== lane 1 ==
==> flow/design.v <==
module float_adder(
    input   clk,
    input   rst,
    input   [31:0]  x,
    input   [31:0]  y,
    output  reg [31:0]  z,
    output  reg [1:0]   overflow, 
    output  reg done
);
    reg [24:0]  m_x, m_y, m_z;
    reg [7:0]   exp_x, exp_y, exp_z;
    reg [2:0]   state_now;
    reg sign_z;
    reg [31:0]  x_q, y_q;
    reg [24:0] out_x,out_y,mid_y,mid_x;
    reg [7:0] move_tot;
    reg [2:0] bigger;
    parameter start = 3'b000, zerocheck = 3'b001, equalcheck = 3'b010, addm = 3'b011, normal = 3'b100, over = 3'b110;
    always @(posedge clk) begin
        if(!rst)begin
            state_now <= start;
            done <= 1'b0;
        end
        else begin
        done <= 1'b0;
        case(state_now)
            start:
                begin
                    x_q <= x;
                    y_q <= y;
                    bigger <= 2'b00;
                    exp_x <= x[30:23];
                    exp_y <= y[30:23];
                    m_x <= {1'b0, 1'b1, x[22:0]};
                    m_y <= {1'b0, 1'b1, y[22:0]};
                    out_x <= 25'b0;
                    out_y <= 25'b0;
                    move_tot <= 8'b0;
                    mid_y<={24'b0,1'b1};
                    mid_x<={24'b0,1'b1};
                    if((x[30:23] == 8'd255 && x[22:0] != 0) || (y[30:23] == 8'd255 && y[22:0] != 0)) 
                        begin
                            overflow <= 2'b11;
                            state_now <= over;
                            sign_z <= 1'b1;
                            exp_z <= 8'b11111111;
                            m_z <= 23'b11111111111111111111111;
                        end
                    else if((x[30:23] == 8'd255 && x[22:0] == 0) || (y[30:23] == 8'd255 && y[22:0] == 0)) 
                        begin
                            overflow <= 2'b11;
                            state_now <= over;
                            sign_z <= 1'b0;
                            exp_z <= 8'b11111111;
                            m_z <= 23'b0;
                        end
                    else
                        begin
                            overflow <= 2'b00;
                            state_now <= zerocheck;
                        end
                end
            zerocheck:
                begin
                    if(m_x[22:0] == 23'b0 && exp_x == 8'b0)
                        begin
                            sign_z <= y_q[31];
                            exp_z <= exp_y;
                            m_z <= m_y;
                            state_now <= over;
                        end
                    else if(m_y[22:0] == 23'b0 && exp_y == 8'b0)
                        begin
                            sign_z <= x_q[31];
                            exp_z <= exp_x;
                            m_z <= m_x;
                            state_now <= over;
                        end
                    else
                        begin
                            state_now <= equalcheck;
                        end
                    if(m_x[22:0] != 23'b0 && exp_x == 8'b0)
                        begin
                            m_x <= {1'b0, 1'b0, x_q[22:0]};
                        end
                    if(m_y[22:0] != 23'b0 && exp_y == 8'b0)
                        begin
                            m_y <= {1'b0, 1'b0, y_q[22:0]};
                        end
                end
            equalcheck:
                begin
                    if(exp_x == exp_y)
                        begin
                            if(bigger == 2'b0)
                                begin
                                    state_now <= addm; 
                                end
                            else if(bigger == 2'b10)
                                begin
                                    if(out_y > mid_y)
                                        begin
                                            m_y <= m_y + 1'b1;
                                        end 
                                    else if(out_y < mid_y)
                                        begin
                                            m_y <= m_y;
                                        end
                                    else if(out_y == m_y)
                                        begin
                                            if(m_y[0] == 1)
                                                begin
                                                    m_y <= m_y + 1'b1;
                                                end
                                            else
                                                begin
                                                    m_y <= m_y;
                                                end
                                        end
                                    state_now <= addm;
                                end
                            else if(bigger == 2'b01)
                                begin
                                    if(out_x > mid_x)
                                        begin
                                            m_x <= m_x + 1'b1;
                                        end 
                                    else if(out_x < mid_x)
                                        begin
                                            m_x <= m_x;
                                        end
                                    else if(out_x == m_x)
                                        begin
                                            if(m_x[0] == 1)
                                                begin
                                                    m_x <= m_x + 1'b1;
                                                end
                                            else
                                                begin
                                                    m_x <= m_x;
                                                end
                                        end
                                    state_now <= addm;
                                end
                        end
                    else
                        begin
                            if(exp_x > exp_y)
                                begin
                                    bigger <= 2'b01;
                                    exp_y <= exp_y + 1'b1;
                                    m_y[23:0] <= {1'b0, m_y[23:1]};
                                    out_y[move_tot] <= m_y[0];
                                    mid_y <= {mid_y[23:0], mid_y[24]};
                                    move_tot <= move_tot + 1'b1;
                                    if(m_y == 24'b0) 
                                        begin
                                            sign_z <= x_q[31];
                                            exp_z <= exp_x;
                                            m_z <= m_x;
                                            state_now <= over;
                                        end
                                    else
                                        begin
                                            state_now <= equalcheck;
                                        end
                                end 
                            else
                                begin
                                    bigger <= 2'b10;
                                    exp_x <= exp_x + 1'b1;
                                    m_x[23:0] <= {1'b0, m_x[23:1]};
                                    out_x[move_tot] <= m_x[0];
                                    mid_x <= {mid_x[23:0], mid_x[24]};
                                    move_tot <= move_tot + 1'b1;
                                    if(m_x == 24'b0) 
                                        begin
                                            sign_z <= y_q[31];
                                            exp_z <= exp_y;
                                            m_z <= m_y;
                                            state_now <= over;
                                        end
                                    else
                                        begin
                                            state_now <= equalcheck;
                                        end
                                end
                        end
                end
            addm:
                begin
                    if(x_q[31] ^ y_q[31] == 1'b0)
                        begin
                            exp_z <= exp_x;
                            sign_z <= x_q[31];
                            m_z <= m_x + m_y;
                            state_now <= normal;
                        end 
                    else
                        begin
                            if(m_x > m_y)
                                begin
                                    exp_z <= exp_x;
                                    sign_z <= x_q[31];
                                    m_z <= m_x - m_y;
                                    state_now <= normal;
                                end
                            else if(m_x < m_y)
                                begin
                                    exp_z <= exp_y;
                                    sign_z <= y_q[31];
                                    m_z <= m_y - m_x;
                                    state_now <= normal;
                                end
                            else
                                begin
                                    sign_z <= 1'b0;
                                    exp_z <= 8'b0;
                                    m_z <= 23'b0;
                                    state_now <= over;
                                end
                        end
                end
            normal:
                begin
                    if(m_z[24] == 1'b1)
                        begin
                            if(m_z[0] == 1)
                                begin
                                    m_z <= m_z + 1'b1;
                                    m_z[0] <= 0;
                                    state_now <= normal;
                                end
                            else
                                begin
                                     m_z <= {1'b0, m_z[24:1]};
                                    exp_z <= exp_z + 1'b1;
                                    state_now <= over;
                                end
                        end 
                    else
                        begin
                            if(m_z[23] == 1'b0 && exp_z >= 1)
                                begin
                                    m_z <= {m_z[23:0], 1'b0};
                                    exp_z <= exp_z - 1'b1;
                                    state_now <= normal;
                                end 
                            else
                                begin
                                    state_now <= over;
                                end
                        end
                end
            over:
                begin
                    z <= {sign_z, exp_z[7:0], m_z[22:0]};
                    done <= 1'b1;
                    if(overflow)
                        begin
                            overflow <= overflow;
                            state_now <= start;
                        end
                    else if(exp_z == 8'd255)
                        begin
                            overflow <= 2'b01;
                            state_now <= start;
                        end
                    else if(exp_z == 8'd0 && m_z[22:0] != 23'b0)
                        begin
                            overflow <= 2'b10;
                            state_now <= start;
                        end
                    else
                        begin
                            overflow <= 2'b0;
                            state_now <= start;
                        end
                end
            default:
                begin
                    state_now <= start;
                end
        endcase    
        end
    end
endmodule
export LEC_CHECK = 0
export CAP_MARGIN = 20
export CORE_MARGIN = 2
export CORE_UTILIZATION = 64
export SLEW_MARGIN = 20
create_clock -name core_clock -period 3.47 [get_ports {clk}]
run.sh (not shown) runs the stock make flow with config.mk's settings and CLKGATE_MAP_FILE=.
Lane 1 completed end to end; final checks failed (negative setup slack).
### lane 1 -> lane 2
Settings: CORE_UTILIZATION changed from 64 to 40; CTS_CLUSTER_SIZE newly set to 13; SETUP_SLACK_MARGIN newly set to 0.13; the clock period (ns, I/O delays scaled along) changed from 3.47 to 2.49.
Layout checks on lane 2: not met. Flow itself completed; violations: negative setup slack.
Combinational fraction of design power (lane 2 over lane 1): increase, 7.9 points
Min worst setup slack for register-to-register paths across lane 2 and lane 1: lane 2
Lane 2 vs. lane 1: setup slack went down by 0.79 ns.
Here is what was changed in the inputs of lane 3 compared with lane 2.
Settings: a deleted CTS_CLUSTER_SIZE that had been 13; a change of SETUP_SLACK_MARGIN from 0.13 to 1.15; a change of the clock period (ns, I/O delays scaled along) from 2.49 to 4.33.
==> results <==
- Lane 3 against lane 2: worst hold slack after final layout grew by 0.052 ns; post-layout total power has decreased; via density per instance went up; final standard cell area without fillers now smaller.
- Although it ran to completion, lane 2 produced a layout that fails the final checks because of negative setup slack.
- The final layout from lane 3, which completed every stage, passed the timing, design-rule and antenna checks at the end of the flow.
- Worst setup slack, lane 2 and lane 3: higher on lane 3
- Maximum number of pins on one net before global-route repair: lane 3 vs lane 2 down 18%
- Taking lane 2 as the reference, in lane 3 utilization saw a decrease, switching share of total power fell 0.61 points, global-route wire length before repair now smaller, clock power shows a reduction of 41%.
Power and IR drop assume default switching activity.
